== lane 1 ==
==> flow/design.v <==
module pow_5_pipe
(
    input             clock,
    input      [17:0] n,
    output reg [17:0] n_pow_5
);
    reg [17:0] n_1, n_2, n_3;
    reg [17:0] n_pow_2, n_pow_3, n_pow_4;
    always @(posedge clock)
    begin
        n_1 <= n;
        n_2 <= n_1;
        n_3 <= n_2;
        n_pow_2 <= n * n;
        n_pow_3 <= n_pow_2 * n_1;
        n_pow_4 <= n_pow_3 * n_2;
        n_pow_5 <= n_pow_4 * n_3;
    end
endmodule
clock: 5.56 ns
lec_check: 0
cap_margin: 20
cell_pad_in_sites_global_placement: 3
core_aspect_ratio: 1.93
core_margin: 8
core_utilization: 40
cts_cluster_diameter: 143
cts_cluster_size: 77
gpl_routability_driven: 0
gpl_timing_driven: 0
place_density_lb_addon: 0.09
setup_slack_margin: 0.51
slew_margin: 25
run.sh (not shown) runs the stock make flow with config.mk's settings and CLKGATE_MAP_FILE=.
Lane 1 finished end to end and its layout was clean on timing, DRC and antenna.
--- input diff lane 1..lane 2 ---
Settings: clearing CORE_ASPECT_RATIO, which used to be 1.93; clearing CELL_PAD_IN_SITES_GLOBAL_PLACEMENT, which used to be 3; clearing SETUP_SLACK_MARGIN, which used to be 0.51; clearing PLACE_DENSITY_LB_ADDON, which used to be 0.09; clearing GPL_TIMING_DRIVEN, which used to be 0; clearing CTS_CLUSTER_DIAMETER, which used to be 143; swapping 8 for 2 in CORE_MARGIN; clearing GPL_ROUTABILITY_DRIVEN, which used to be 0; clearing CTS_CLUSTER_SIZE, which used to be 77; swapping 25 for 20 in SLEW_MARGIN; swapping 5.56 for 5.21 in the clock period (ns, I/O delays scaled along).
## What came out
Lane 1 was larger in final cell area than lane 2. Although it ran to completion, lane 2 produced a layout that fails the final checks because of negative setup slack. Via count of the first global-routing pass was higher in the run labelled lane 1. The run showing the smaller count of buffer and inverter cells on the critical path is lane 1. Summary: with lane 1 as the reference, global-route wire length before repair in lane 2 moved down by more than 10%. Lane 2 against lane 1: die area lost 6200 um2; setup slack lost 230 ps.

========
// pow_5_pipe: RTL as listed in full above, without the edits since
make LEC_CHECK=0 CAP_MARGIN=20 CELL_PAD_IN_SITES_GLOBAL_PLACEMENT=3 CORE_ASPECT_RATIO=1.93 CORE_MARGIN=2 CORE_UTILIZATION=40 CTS_CLUSTER_SIZE=94 GPL_TIMING_DRIVEN=0 PLACE_DENSITY_LB_ADDON=0.09 SETUP_SLACK_MARGIN=0.51 SLEW_MARGIN=25 finish   # period 6.4 ns
Edit:
- CELL_PAD_IN_SITES_GLOBAL_PLACEMENT: 3 -> default
- CORE_ASPECT_RATIO: 1.93 -> default
- CTS_CLUSTER_DIAMETER: default -> 393
- CTS_CLUSTER_SIZE: 94 -> 100
- GPL_TIMING_DRIVEN: 0 -> default
- PLACE_DENSITY_LB_ADDON: 0.09 -> default
- SETUP_SLACK_MARGIN: 0.51 -> default
- SLEW_MARGIN: 25 -> 20
- TNS_END_PERCENT: default -> 25
The new run finished clean. Setup slack is worse by 310 ps. Sequential share of layout area is about the same. Synthesized cell count does not change.
Edit:
- CTS_CLUSTER_DIAMETER: 393 -> 212
- worst hold slack stays the same
- worst setup slack stays the same
- fmax is unchanged
- critical path depth does not change
Edit:
- CTS_CLUSTER_DIAMETER: 212 -> 297
- HOLD_SLACK_MARGIN: default -> 0.28
- TNS_END_PERCENT: 25 -> default
=> The changed run finished with timing, DRC and antenna clean; routed wire length stays the same; clock-buffer cell count stays the same; area after synthesis does not change; final area does not change; setup slack is unchanged; die area is unchanged; final cell count is unchanged; critical path depth does not change.
Edit:
- CTS_CLUSTER_DIAMETER: 297 -> 210
- CTS_CLUSTER_SIZE: 100 -> 99
- HOLD_SLACK_MARGIN: 0.28 -> default
- TNS_END_PERCENT: default -> 25
Outcome: Wire length is unchanged; synthesized cell count is unchanged; clock-buffer cell count stays the same.

========
RTL: the design.v shown in full above, as it stands there.
clock: 5.04 ns
lec_check: 0
abc_area: 0
cap_margin: 40
core_margin: 2
core_utilization: 72
cts_cluster_diameter: 132
place_density: 0.37
setup_slack_margin: 0.19
slew_margin: 20
The starting point completed and failed the layout checks on negative setup slack.
Rerun with:
ABC_AREA = 1   (was 0)
CTS_CLUSTER_DIAMETER = default   (was 132)
CTS_CLUSTER_SIZE = 22   (was default)
PLACE_DENSITY = 0.73   (was 0.37)
clock period = 5.37 ns   (was 5.04 ns; I/O delays follow)
- With this change the flow went through all stages and came out clean
- final area went down by 0.75%
- setup slack is better by 0.48 ns
- global-route usage went down by 3.2 points
- routed wire length went down by 9.3%
- synthesized cell count went up by 29%
- via count went up by 7.9%
- non-clock buffer count went down by 109
- sequential share of layout area went down by 0.18 points
- first-iteration DRC count went down by 17%

========
RTL: the design.v shown in full above, as it stands there.
clock: 5.56 ns
lec_check: 0
cap_margin: 20
cell_pad_in_sites_global_placement: 3
core_aspect_ratio: 1.93
core_margin: 2
core_utilization: 40
cts_cluster_size: 77
gpl_routability_driven: 0
gpl_timing_driven: 0
place_density_lb_addon: 0.09
setup_slack_margin: 0.51
slew_margin: 25
Change:
CELL_PAD_IN_SITES_GLOBAL_PLACEMENT = unset   (was 3)
CORE_ASPECT_RATIO = unset   (was 1.93)
CORE_UTILIZATION = 65   (was 40)
CTS_CLUSTER_SIZE = unset   (was 77)
GPL_ROUTABILITY_DRIVEN = unset   (was 0)
GPL_TIMING_DRIVEN = unset   (was 0)
PLACE_DENSITY_LB_ADDON = unset   (was 0.09)
SETUP_SLACK_MARGIN = unset   (was 0.51)
SLEW_MARGIN = 20   (was 25)
clock period = 5.23 ns   (was 5.56 ns; I/O delays follow)
Effect:
- This time the run finished but failed the layout checks on negative setup slack
- wire length fell by a quarter to a third
- flip-flop count is unchanged
- worst setup slack gets worse by 250 ps
- cell area fell by a few percent
- register-to-register slack gets worse by 230 ps
- clock-buffer cell count fell by 1
- synthesized cell count does not change
- core utilization rose by 27 points
Change:
CORE_UTILIZATION = 69   (was 65)
clock period = 6.23 ns   (was 5.23 ns; I/O delays follow)
- With this change the flow produced a clean layout
- setup slack is better by 370 ps
- design area decreases by 5.7%
- first-iteration DRC count increases by 24%
- flip-flop count does not change
- register-to-register slack is better by 630 ps

========
Starts from the design.v that is shown in full above.
==> flow/config.mk <==
export PLATFORM = sky130hd
export DESIGN_NAME = pow_5_pipe
export DESIGN_NICKNAME = pow_5_pipe
export VERILOG_FILES = /design/flow/design.v
export SDC_FILE = /design/flow/constraint.sdc
export NUM_CORES = 4
export LEC_CHECK = 0
export ABC_AREA = 1
export CAP_MARGIN = 40
export CORE_MARGIN = 2
export CORE_UTILIZATION = 72
export CTS_CLUSTER_DIAMETER = 197
export PLACE_DENSITY = 0.78
export SETUP_SLACK_MARGIN = 0.19
export SLEW_MARGIN = 20
==> flow/constraint.sdc <==
create_clock -name core_clock -period 4.77 [get_ports {clock}]
set_input_delay 0.9540 -clock core_clock [delete_from_list [all_inputs] [get_ports {clock}]]
set_output_delay 0.9540 -clock core_clock [all_outputs]
set_load 0.01 [all_outputs]
The first run reached the layout checks and failed them: negative setup slack.
Rerun with:
==> flow/config.mk (replaced) <==
export PLATFORM = sky130hd
export DESIGN_NAME = pow_5_pipe
export DESIGN_NICKNAME = pow_5_pipe
export VERILOG_FILES = /design/flow/design.v
export SDC_FILE = /design/flow/constraint.sdc
export NUM_CORES = 4
export LEC_CHECK = 0
export CAP_MARGIN = 20
export CORE_MARGIN = 2
export CORE_UTILIZATION = 9
export SLEW_MARGIN = 20
==> flow/constraint.sdc (replaced) <==
create_clock -name core_clock -period 9.96 [get_ports {clock}]
set_input_delay 1.9920 -clock core_clock [delete_from_list [all_inputs] [get_ports {clock}]]
set_output_delay 1.9920 -clock core_clock [all_outputs]
set_load 0.01 [all_outputs]
With this change the flow went through all stages and came out clean.
First-iteration DRC count came out lower by well over a third.
Synthesized cell count drops by about a fifth.
Clock skew is about the same.
Cell area shrinks by roughly a tenth.
Synthesized area is lower by a few percent.
Cell count went up by well over a third.

========
## the reference run
// pow_5_pipe: RTL as listed in full above, without the edits since
Settings: LEC_CHECK=0, ABC_AREA=1, CAP_MARGIN=0, CORE_MARGIN=2, CORE_UTILIZATION=72, CTS_CLUSTER_DIAMETER=210, PLACE_DENSITY_LB_ADDON=0.02, SETUP_SLACK_MARGIN=1.0, SLEW_MARGIN=20; clock period 3.46 ns.
global routing (5_1_grt): the reference run exited with error
Here is what was changed in the inputs of the trial run compared with the reference run.
- CAP_MARGIN changed from 0 to 20
- CTS_CLUSTER_SIZE newly set to 15
- CTS_CLUSTER_DIAMETER removed (was 210)
- SETUP_SLACK_MARGIN removed (was 1.0)
- ABC_AREA removed (was 1)
- PLACE_DENSITY_LB_ADDON changed from 0.02 to 0.26
- the clock period (ns, I/O delays scaled along) changed from 3.46 to 5.93
--- outcome ---
- The flow did not stop early for the trial run: all stages ran, and the layout cleared the timing, DRC and antenna checks.
- As far as count of library flops with an enable pin goes, the reference run and the trial run are indistinguishable; the numbers are identical.
- On clock sink count, the trial run and the reference run are basically level.
- On number of different library cells in the post-synthesis netlist, the higher figure sits with the trial run, not the reference run.
- Between the trial run and the reference run, it is the trial run whose synthesized area is lower, by 6.7%.
- Relative to the reference run, the estimated wirelength of the detail-placed design measured on the trial run has decreased by more than 10%.

========
## north
Starts from the design.v that is shown in full above.
clock: 4.27 ns
lec_check: 0
abc_area: 1
cap_margin: 20
core_margin: 2
core_utilization: 72
slew_margin: 20
north never completed; the flow aborted with a tool error in global routing (5_1_grt).
Input-level comparison between south and north:
- swapping 72 for 40 in CORE_UTILIZATION
- clearing ABC_AREA, which used to be 1
- swapping 4.27 for 6.4 in the clock period (ns, I/O delays scaled along)
south completed end to end with timing, DRC and antenna clean.
The post-cts repair resize count reported for south is smaller than that of north by 412.
Delta (south minus north): worst setup timing slack at the placement stage +1.39 ns; total die size +66%; placed instance area -about 14%; count of standard-cell rows +20.
